Setup of run A:
==> flow/design.v (excerpt) <==
module top_module (
    input clk,
    input rst,
    output [18:0] imem_addr,               
    input  [18:0] imem_rdata,              
    output [8:0]  dmem_addr,               
    input  [18:0] dmem_rdata,              
    output [18:0] dmem_wdata,              
    output        dmem_we,                 
    output        halt                     
);
    wire [4:0] opcode;
    wire [3:0] rs1, rs2, rd;
    wire [13:0] addr_imm;
    wire [5:0] branch_offset;
    wire [4:0] alu_opcode;
    wire [1:0] pc_sel;
    wire [18:0] reg_data1, reg_data2;
    wire [37:0] alu_result;
    wire mem_read, mem_write, reg_write, load_IR, pc_enable;
    wire [18:0] pc_value;
    wire [18:0] target_addr;
    reg [18:0] mem_read_data;
    always @(posedge clk) begin
        if (mem_read)
            mem_read_data <= dmem_rdata;
    end
    wire is_load = (opcode == 5'b01010);
    wire [3:0]  wb_reg  = is_load ? rs2 : rd;
    wire [18:0] wb_data = is_load ? mem_read_data : alu_result[18:0];
    wire [18:0] ea      = reg_data1 + {5'd0, addr_imm};
    assign imem_addr  = pc_value;
    assign dmem_addr  = ea[8:0];
    assign dmem_wdata = reg_data2;
    assign dmem_we    = mem_write;
    assign target_addr = (pc_sel == 2'b01) ? (pc_value + {{13{branch_offset[5]}}, branch_offset}) : {5'd0, addr_imm};
    program_counter PC (
        .clk(clk),
        .rst(rst),
        .pc_enable(pc_enable),
  ...
==> flow/config.mk <==
export PLATFORM = sky130hd
export DESIGN_NAME = top_module
export DESIGN_NICKNAME = top_module
export VERILOG_FILES = /design/flow/design.v
export SDC_FILE = /design/flow/constraint.sdc
export NUM_CORES = 4
export LEC_CHECK = 0
export ABC_AREA = 1
export CAP_MARGIN = 20
export CORE_ASPECT_RATIO = 0.81
export CORE_MARGIN = 2
export CORE_UTILIZATION = 58
export CTS_CLUSTER_DIAMETER = 353
export GPL_ROUTABILITY_DRIVEN = 1
export HOLD_SLACK_MARGIN = -0.05
export MAX_ROUTING_LAYER = met5
export SETUP_SLACK_MARGIN = 5.0
export SLEW_MARGIN = 20
export TNS_END_PERCENT = 40
==> flow/constraint.sdc <==
create_clock -name core_clock -period 21.1 [get_ports {clk}]
set_input_delay 4.2200 -clock core_clock [delete_from_list [all_inputs] [get_ports {clk}]]
set_output_delay 4.2200 -clock core_clock [all_outputs]
set_load 0.01 [all_outputs]
run.sh (not shown) runs the stock make flow with config.mk's settings and CLKGATE_MAP_FILE=.
Run A ran in full, but the layout does not pass; the checks complain about negative setup slack.
Changes in run B relative to run A:
# run A
export LEC_CHECK = 0
export ABC_AREA = 1
export CAP_MARGIN = 20
export CORE_ASPECT_RATIO = 0.81
export CORE_MARGIN = 2
export CORE_UTILIZATION = 58
export CTS_CLUSTER_DIAMETER = 353
export GPL_ROUTABILITY_DRIVEN = 1
export HOLD_SLACK_MARGIN = -0.05
export MAX_ROUTING_LAYER = met5
export SETUP_SLACK_MARGIN = 5.0
export SLEW_MARGIN = 20
export TNS_END_PERCENT = 40
create_clock -name core_clock -period 21.1 [get_ports {clk}]
# run B
export LEC_CHECK = 0
export ABC_AREA = 1
export CAP_MARGIN = 20
export CORE_MARGIN = 2
export CORE_UTILIZATION = 66
export CTS_CLUSTER_DIAMETER = 352
export CTS_CLUSTER_SIZE = 96
export PLACE_DENSITY = 0.4
export SETUP_SLACK_MARGIN = -1.82
export SLEW_MARGIN = 20
export TNS_END_PERCENT = 10
create_clock -name core_clock -period 21.1 [get_ports {clk}]
==> results <==
The flow ran to completion for all of run A and run B but run B, which stopped partway. In the summary table, run B is marked failed, with error GRT-0116 raised in 5_1_grt. Run A -> stages 100% | layout checks FAIL | negative setup slack. ~same number of standard cells after synthesis in run A and run B. Starting density of the core: higher on run B. Between run A and run B, die outline height is higher for run B, run A comes in under that. Number of H-tree levels in run B is 1 lower than in run A.

* * *

Setup of 11-13:
top_module again, from the RTL that the note above started with.
clock: 29.6 ns
lec_check: 0
abc_area: 1
cap_margin: 20
core_aspect_ratio: 0.81
core_margin: 3
core_utilization: 61
gpl_routability_driven: 1
max_routing_layer: met5
place_density: 0.39
setup_slack_margin: 2.07
slew_margin: 20
Final checks on 11-13, whose flow otherwise completed, came back failing, citing negative setup slack.
Edits applied to the flow inputs when going from 11-13 to 02-11:
Settings: swapping 61 for 38 in CORE_UTILIZATION; clearing CORE_ASPECT_RATIO, which used to be 0.81; clearing SETUP_SLACK_MARGIN, which used to be 2.07; swapping 3 for 2 in CORE_MARGIN; clearing ABC_AREA, which used to be 1; clearing PLACE_DENSITY, which used to be 0.39; clearing GPL_ROUTABILITY_DRIVEN, which used to be 1; clearing MAX_ROUTING_LAYER, which used to be met5; swapping 29.6 for 38.0 in the clock period (ns, I/O delays scaled along).
Findings:
02-11 completed every stage of the flow, and the final layout passed the timing, DRC and antenna checks. Cmp 02-11 vs 11-13: non-clock buffer count lower in 02-11. 11-13 was routed with more vias than 02-11. 02-11 vs 11-13, critical path depth went down by 31%. Worst slack at placement improves in 02-11 relative to 11-13.

* * *

top_module again, from the RTL that the note above started with.
Settings: LEC_CHECK=0, CAP_MARGIN=20, CELL_PAD_IN_SITES_GLOBAL_PLACEMENT=2, CORE_MARGIN=2, CORE_UTILIZATION=40, SETUP_SLACK_MARGIN=1.32, SLEW_MARGIN=35; clock period 39.2 ns.
The baseline produced a clean layout.
Edit:
Settings changed: ABC_AREA set to 1, CORE_MARGIN 2 to 7, CORE_UTILIZATION 40 to 72, CTS_CLUSTER_SIZE set to 96, GPL_ROUTABILITY_DRIVEN set to 0, GPL_TIMING_DRIVEN set to 0, MAX_ROUTING_LAYER set to met5, MIN_ROUTING_LAYER set to met2.
=> With this change the flow stopped in global placement without I/O with GPL-0301. Die size decreases by well over a third. Synthesized area decreases slightly. Synthesized cell count increases by about a fifth.
Edit:
Settings changed: CELL_PAD_IN_SITES_GLOBAL_PLACEMENT 2 to not set, CORE_MARGIN 7 to 2, CORE_UTILIZATION 72 to 64, GPL_ROUTABILITY_DRIVEN 0 to not set, GPL_TIMING_DRIVEN 0 to not set, MAX_ROUTING_LAYER met5 to not set, MIN_ROUTING_LAYER met2 to not set, SETUP_SLACK_MARGIN 1.32 to not set, SLEW_MARGIN 35 to 20.
Clock period 39.2 ns to 11.8 ns, I/O delays scaled along.
The new run died in global routing, error GRT-0232.
Die size rises by 3.4%.
Synthesized area is unchanged.
Synthesized cell count is unchanged.
Edit:
Settings changed: ABC_AREA 1 to not set, CORE_UTILIZATION 64 to 40, CTS_CLUSTER_SIZE 96 to not set.
Clock period 11.8 ns to 38.0 ns, I/O delays scaled along.
What happened:
- The changed run completed without violations
- die area grows by 60%
- synthesized area rose by 0.53%
- synthesized cell count shrinks by 16%
Edit:
Settings changed: CORE_UTILIZATION 40 to 53.
Clock period 38.0 ns to 16.5 ns, I/O delays scaled along.
After rerunning: With this change the flow finished with negative setup slack left; setup slack degrades by 21000 ps; wire length goes up by 4.5%; synthesized cell count stays the same; cell area goes up by 14%; count of clock-buffer cells in the layout goes up by 11; area after synthesis is unchanged; via count goes up by 11%; final cell count goes up by 8.1%; global-route usage goes up by 13 points.
Edit:
Settings changed: CORE_UTILIZATION 53 to 58, CTS_CLUSTER_SIZE set to 41, MAX_ROUTING_LAYER set to met4.
- The changed run completed, yet does not pass: negative setup slack
- hold slack gets better by 19 ps
- synthesized area stays the same

* * *

top_module again, from the RTL that the note above started with.
## top_module
module top_module (
    input clk,
    input rst,
    output [18:0] imem_addr,               
    input  [18:0] imem_rdata,              
    output [8:0]  dmem_addr,               
    input  [18:0] dmem_rdata,              
    output [18:0] dmem_wdata,              
    output        dmem_we,                 
    output        halt                     
);
    wire [4:0] opcode;
    wire [3:0] rs1, rs2, rd;
    wire [13:0] addr_imm;
    wire [5:0] branch_offset;
    wire [4:0] alu_opcode;
    wire [1:0] pc_sel;
    wire [18:0] reg_data1, reg_data2;
    wire [37:0] alu_result;
    wire mem_read, mem_write, reg_write, load_IR, pc_enable;
    wire [18:0] pc_value;
    wire [18:0] target_addr;
    reg [18:0] mem_read_data;
    always @(posedge clk) begin
        if (mem_read)
            mem_read_data <= dmem_rdata;
    end
    wire is_load = (opcode == 5'b01010);
    wire [3:0]  wb_reg  = is_load ? rs2 : rd;
    wire [18:0] wb_data = is_load ? mem_read_data : alu_result[18:0];
    wire [18:0] ea      = reg_data1 + {5'd0, addr_imm};
    assign imem_addr  = pc_value;
    assign dmem_addr  = ea[8:0];
    assign dmem_wdata = reg_data2;
    assign dmem_we    = mem_write;
    assign target_addr = (pc_sel == 2'b01) ? (pc_value + {{13{branch_offset[5]}}, branch_offset}) : {5'd0, addr_imm};
    program_counter PC (
        .clk(clk),
        .rst(rst),
        .pc_enable(pc_enable),
        .pc_sel(pc_sel),
        .target_addr(target_addr),
        .pc(pc_value)
    );
    inst_reg IR (
        .clk(clk),
        .load_IR(load_IR),
        .ins(imem_rdata),
        .opcode(opcode),
        .rs1(rs1),
        .rs2(rs2),
        .rd(rd),
        .addr_imm(addr_imm),
        .branch_offset(branch_offset)
    );
    control_unit CU (
        .clk(clk),
        .rst(rst),
        .opcode(opcode),
        .regs_equal(reg_data1 == reg_data2),
        .mem_read(mem_read),
        .mem_write(mem_write),
        .reg_write(reg_write),
        .load_IR(load_IR),
        .pc_enable(pc_enable),
        .ALU_op(alu_opcode),
        .pc_sel(pc_sel),
        .halted(halt)
    );
    reg_file RF (
        .clk(clk),
        .rst(rst),
  ...
==> flow/config.mk <==
export PLATFORM = sky130hd
export DESIGN_NAME = top_module
export DESIGN_NICKNAME = top_module
export VERILOG_FILES = /design/flow/design.v
export SDC_FILE = /design/flow/constraint.sdc
export NUM_CORES = 4
export LEC_CHECK = 0
export ABC_AREA = 1
export CAP_MARGIN = 20
export CORE_MARGIN = 2
export CORE_UTILIZATION = 72
export CTS_CLUSTER_DIAMETER = 396
export CTS_CLUSTER_SIZE = 99
export PLACE_DENSITY_LB_ADDON = 0.02
export SETUP_SLACK_MARGIN = 2.44
export SLEW_MARGIN = 20
==> flow/constraint.sdc <==
create_clock -name core_clock -period 8.87 [get_ports {clk}]
set_input_delay 1.7740 -clock core_clock [delete_from_list [all_inputs] [get_ports {clk}]]
set_output_delay 1.7740 -clock core_clock [all_outputs]
set_load 0.01 [all_outputs]
The first run never finished: it broke off in global routing (5_1_grt).
Then changed:
- ABC_AREA: 1 -> default
- CORE_UTILIZATION: 72 -> 59
- CTS_CLUSTER_DIAMETER: 396 -> default
- CTS_CLUSTER_SIZE: 99 -> default
- PLACE_DENSITY_LB_ADDON: 0.02 -> default
- SETUP_SLACK_MARGIN: 2.44 -> default
- TNS_END_PERCENT: default -> 5
- clock period: 8.87 -> 36.1 ns (I/O delays scaled with it)
=> Now the flow produced a layout that fails on setup timing; die size rose by about a fifth; area after synthesis rose slightly; synthesized cell count goes down by about a fifth.
Then changed:
- CORE_UTILIZATION: 59 -> 72
- CTS_CLUSTER_DIAMETER: default -> 233
- HOLD_SLACK_MARGIN: default -> -0.08
- SETUP_SLACK_MARGIN: default -> 3.8
- clock period: 36.1 -> 39.5 ns (I/O delays scaled with it)
What happened: With this change the flow passed the timing, DRC and antenna checks; final area decreases by 5.9%; core utilization rose by 11 points; cell count fell by 8.8%; register-to-register slack is better by 2.5 ns; setup slack gains 2.5 ns; sequential share of layout area is higher by 1.3 points.
Then changed:
- MAX_ROUTING_LAYER: default -> met4
- PLACE_DENSITY: default -> 0.35
This time the run failed in global routing (5_1_grt).
Synthesized cell count is unchanged.
Area after synthesis does not change.
Die size stays the same.

* * *

The RTL this note starts from:
==> flow/design.v <==
module alu (
    input  [18:0] a,
    input  [18:0] b,
    input  [4:0]  opcode,
    output reg [37:0] outau
);
always @(*) begin
    case (opcode)
        5'b00000: outau = {19'b0, a + b};         
        5'b00001: outau = {19'b0, a - b};         
        5'b00010: outau = a * b;                  
        5'b00011: outau = (b != 0) ? {19'b0, a / b} : 38'b0;  
        5'b00100: outau = {19'b0, a + 19'd1};     
        5'b00101: outau = {19'b0, a - 19'd1};     
        5'b00110: outau = {19'b0, a & b};         
        5'b00111: outau = {19'b0, a | b};         
        5'b01000: outau = {19'b0, a ^ b};         
        5'b01001: outau = {19'b0, ~a};            
        default : outau = 38'b0;                  
    endcase
end
endmodule
module program_counter (
    input clk,
    input rst,
    input pc_enable,
    input [1:0] pc_sel,            
    input [18:0] target_addr,      
    output reg [18:0] pc
);
always @(posedge clk or posedge rst) begin
    if (rst) begin
        pc <= 19'd0;
    end 
    else if (pc_enable) begin
        case (pc_sel)
            2'b00: pc <= pc + 1;         
            2'b01: pc <= target_addr;        
            2'b10: pc <= target_addr;        
            2'b11: pc <= target_addr;        
        endcase
    end
end
endmodule
module inst_reg (
    input clk,
    input load_IR,
    input [18:0] ins,               
    output reg [4:0] opcode,        
    output reg [3:0] rs1, rs2, rd,  
    output reg [13:0] addr_imm,     
    output reg [5:0] branch_offset  
);
    localparam OPC_ADD   = 5'd0,
               OPC_SUB   = 5'd1,
               OPC_MUL   = 5'd2,
               OPC_DIV   = 5'd3,
               OPC_INC   = 5'd4,
               OPC_DEC   = 5'd5,
               OPC_AND   = 5'd6,
               OPC_OR    = 5'd7,
               OPC_XOR   = 5'd8,
               OPC_NOT   = 5'd9,
               OPC_LD    = 5'd10,
               OPC_ST    = 5'd11,
               OPC_BEQ   = 5'd12,
               OPC_BNE   = 5'd13,
               OPC_JMP   = 5'd14,
               OPC_CALL  = 5'd15;
    always @(posedge clk) begin
        if (load_IR) begin
            opcode <= ins[18:14];
            rs1 <= 4'd0;
            rs2 <= 4'd0;
            rd <= 4'd0;
            addr_imm <= 14'd0;
            branch_offset <= 6'd0;
            case (ins[18:14])
                OPC_ADD, OPC_SUB, OPC_MUL, OPC_DIV,
                OPC_INC, OPC_DEC, OPC_AND, OPC_OR,
                OPC_XOR, OPC_NOT: begin
                    rs1 <= ins[13:10];
                    rs2 <= ins[9:6];
                    rd  <= ins[5:2];
                end
                OPC_LD, OPC_ST: begin
                    rs1 <= ins[13:10];             
                    rs2 <= ins[9:6];               
                    addr_imm <= {8'd0, ins[5:0]};  
                end
                OPC_BEQ, OPC_BNE: begin
                    rs1 <= ins[13:10];            
                    rs2 <= ins[9:6];              
                    branch_offset <= ins[5:0];    
                end
                OPC_JMP, OPC_CALL: begin
                    addr_imm <= ins[13:0];        
                end
                default: begin
                end
            endcase
        end
    end
endmodule
module reg_file (
    input clk,
    input rst,
    input reg_write,                  
    input [4:0] read_reg1,            
    input [4:0] read_reg2,            
    input [4:0] write_reg,            
    input [18:0] write_data,          
    output [18:0] read_data1,         
    output [18:0] read_data2          
);
    reg [18:0] registers [0:31];
    assign read_data1 = registers[read_reg1];
    assign read_data2 = registers[read_reg2];
    integer i;
    always @(posedge clk or posedge rst) begin
        if (rst) begin
            for (i = 0; i < 32; i = i + 1)
                registers[i] <= 19'd0;
        end else if (reg_write) begin
                        registers[write_reg] <= write_data;
        end
    end
endmodule
module control_unit (
    input clk, rst,
    input [4:0] opcode,                     	 
    input regs_equal,				 
    output reg mem_read,			 
    output reg mem_write,			 
    output reg reg_write,			 
    output reg load_IR,				 
    output reg pc_enable,			 
    output reg [4:0] ALU_op,			 
    output reg [1:0] pc_sel,			 
    output halted				 
);
    parameter FETCH = 3'b000, EXECUTE = 3'b001, MEMORY = 3'b010,
              WRITBK = 3'b011, CONTROL = 3'b100, HALT = 3'b101;
    reg [2:0] state, next_state;
    assign halted = (state == HALT);
    always @(posedge clk or posedge rst) begin
        if (rst)
            state <= FETCH;
        else
            state <= next_state;
    end
    always @(*) begin
        case (state)
            FETCH: next_state = EXECUTE;
            EXECUTE: begin
                case (opcode)
                    5'b01010, 5'b01011: next_state = MEMORY;   				 
                    5'b01100, 5'b01101, 5'b01110, 5'b01111: next_state = CONTROL;	 
                    5'b00000, 5'b00001, 5'b00010, 5'b00011, 5'b00100,
                    5'b00101, 5'b00110, 5'b00111, 5'b01000, 5'b01001: next_state = WRITBK;  
                    5'b11111: next_state = HALT;					 
                    default: next_state = FETCH;					 
                endcase
            end
            MEMORY: begin
                if (opcode == 5'b01010)
                    next_state = WRITBK;	  
                else
                    next_state = FETCH;  	 
            end
            WRITBK: next_state = FETCH;
            CONTROL: next_state = FETCH;
            HALT: next_state = HALT;
            default: next_state = FETCH;
        endcase
    end
    always @(*) begin
        mem_read = 0;
        mem_write = 0;
        reg_write = 0;
        load_IR = 0;
        pc_enable = 0;
        ALU_op = 5'b00000;
        pc_sel = 2'b00;
        case (state)
            FETCH: begin
                mem_read = 1;
                load_IR = 1;
                pc_enable = 1;
                pc_sel = 2'b00;
            end
            EXECUTE: begin
                ALU_op = opcode;
            end
            MEMORY: begin
                if (opcode == 5'b01010)
                    mem_read = 1;        
                else
                    mem_write = 1;       
            end
            WRITBK: begin
                ALU_op = opcode;
                if (opcode != 5'b01011)  
                    reg_write = 1;
            end
            CONTROL: begin
                case (opcode)
                    5'b01100: begin pc_enable = regs_equal;  pc_sel = 2'b01; end  
                    5'b01101: begin pc_enable = !regs_equal; pc_sel = 2'b01; end  
                    5'b01110, 5'b01111: begin pc_enable = 1; pc_sel = 2'b10; end  
                    default: ;
                endcase
            end
            default: ;
        endcase
    end
endmodule
module top_module (
    input clk,
    input rst,
    output [18:0] imem_addr,               
    input  [18:0] imem_rdata,              
    output [8:0]  dmem_addr,               
    input  [18:0] dmem_rdata,              
    output [18:0] dmem_wdata,              
    output        dmem_we,                 
    output        halt                     
);
    wire [4:0] opcode;
    wire [3:0] rs1, rs2, rd;
    wire [13:0] addr_imm;
    wire [5:0] branch_offset;
    wire [4:0] alu_opcode;
    wire [1:0] pc_sel;
    wire [18:0] reg_data1, reg_data2;
    wire [37:0] alu_result;
    wire mem_read, mem_write, reg_write, load_IR, pc_enable;
    wire [18:0] pc_value;
    wire [18:0] target_addr;
    reg [18:0] mem_read_data;
    always @(posedge clk) begin
        if (mem_read)
            mem_read_data <= dmem_rdata;
    end
    wire is_load = (opcode == 5'b01010);
    wire [3:0]  wb_reg  = is_load ? rs2 : rd;
    wire [18:0] wb_data = is_load ? mem_read_data : alu_result[18:0];
    wire [18:0] ea      = reg_data1 + {5'd0, addr_imm};
    assign imem_addr  = pc_value;
    assign dmem_addr  = ea[8:0];
    assign dmem_wdata = reg_data2;
    assign dmem_we    = mem_write;
    assign target_addr = (pc_sel == 2'b01) ? (pc_value + {{13{branch_offset[5]}}, branch_offset}) : {5'd0, addr_imm};
    program_counter PC (
        .clk(clk),
        .rst(rst),
        .pc_enable(pc_enable),
        .pc_sel(pc_sel),
        .target_addr(target_addr),
        .pc(pc_value)
    );
    inst_reg IR (
        .clk(clk),
        .load_IR(load_IR),
        .ins(imem_rdata),
        .opcode(opcode),
        .rs1(rs1),
        .rs2(rs2),
        .rd(rd),
        .addr_imm(addr_imm),
        .branch_offset(branch_offset)
    );
    control_unit CU (
        .clk(clk),
        .rst(rst),
        .opcode(opcode),
        .regs_equal(reg_data1 == reg_data2),
        .mem_read(mem_read),
        .mem_write(mem_write),
        .reg_write(reg_write),
        .load_IR(load_IR),
        .pc_enable(pc_enable),
        .ALU_op(alu_opcode),
        .pc_sel(pc_sel),
        .halted(halt)
    );
    reg_file RF (
        .clk(clk),
        .rst(rst),
        .reg_write(reg_write),
        .read_reg1({1'b0, rs1}),
        .read_reg2({1'b0, rs2}),
        .write_reg({1'b0, wb_reg}),
        .write_data(wb_data),
        .read_data1(reg_data1),
        .read_data2(reg_data2)
    );
    alu ALU (
        .a(reg_data1),
        .b(reg_data2),
        .opcode(alu_opcode),
        .outau(alu_result)
    );
endmodule
export LEC_CHECK = 0
export CAP_MARGIN = 20
export CORE_MARGIN = 2
export CORE_UTILIZATION = 66
export CTS_CLUSTER_SIZE = 39
export MAX_ROUTING_LAYER = met4
export SLEW_MARGIN = 20
create_clock -name core_clock -period 16.5 [get_ports {clk}]
The first run ended with an error in global routing (5_1_grt) on ODB-0269.
==> next run, changes <==
CORE_UTILIZATION = 56   (was 66)
CTS_CLUSTER_SIZE = default   (was 39)
MAX_ROUTING_LAYER = default   (was met4)
SETUP_SLACK_MARGIN = 3.18   (was default)
TNS_END_PERCENT = 5   (was default)
Effect:
- This time the run finished but fails on negative setup slack
- area after synthesis does not change
- die area grows by 18%
- synthesized cell count does not change
==> next run, changes <==
CORE_MARGIN = 5   (was 2)
CORE_UTILIZATION = 40   (was 56)
SETUP_SLACK_MARGIN = 5.0   (was 3.18)
TNS_END_PERCENT = default   (was 5)
clock period = 38.5 ns   (was 16.5 ns; I/O delays follow)
The changed run completed without violations; non-clock buffer count goes down by 787; first-iteration DRC count goes down by roughly a tenth; count of clock-buffer cells in the layout goes up by 6.
==> next run, changes <==
CORE_MARGIN = 2   (was 5)
CORE_UTILIZATION = 59   (was 40)
SETUP_SLACK_MARGIN = default   (was 5.0)
clock period = 21.2 ns   (was 38.5 ns; I/O delays follow)
Outcome: With this change the flow finished with negative setup slack left. Area after synthesis stays the same. Design area is higher by 11%. Sequential share of layout area fell by 1.9 points. Wire length came out higher by 7.3%.
==> next run, changes <==
CORE_UTILIZATION = 15   (was 59)
clock period = 47.2 ns   (was 21.2 ns; I/O delays follow)
- The changed run went through all stages and came out clean
- area after synthesis does not change
- count of clock-buffer cells in the layout rose by 9
- routed wire length goes down by about 10%
- non-clock buffer count went down by 1178
- global-route usage decreases by 40 points
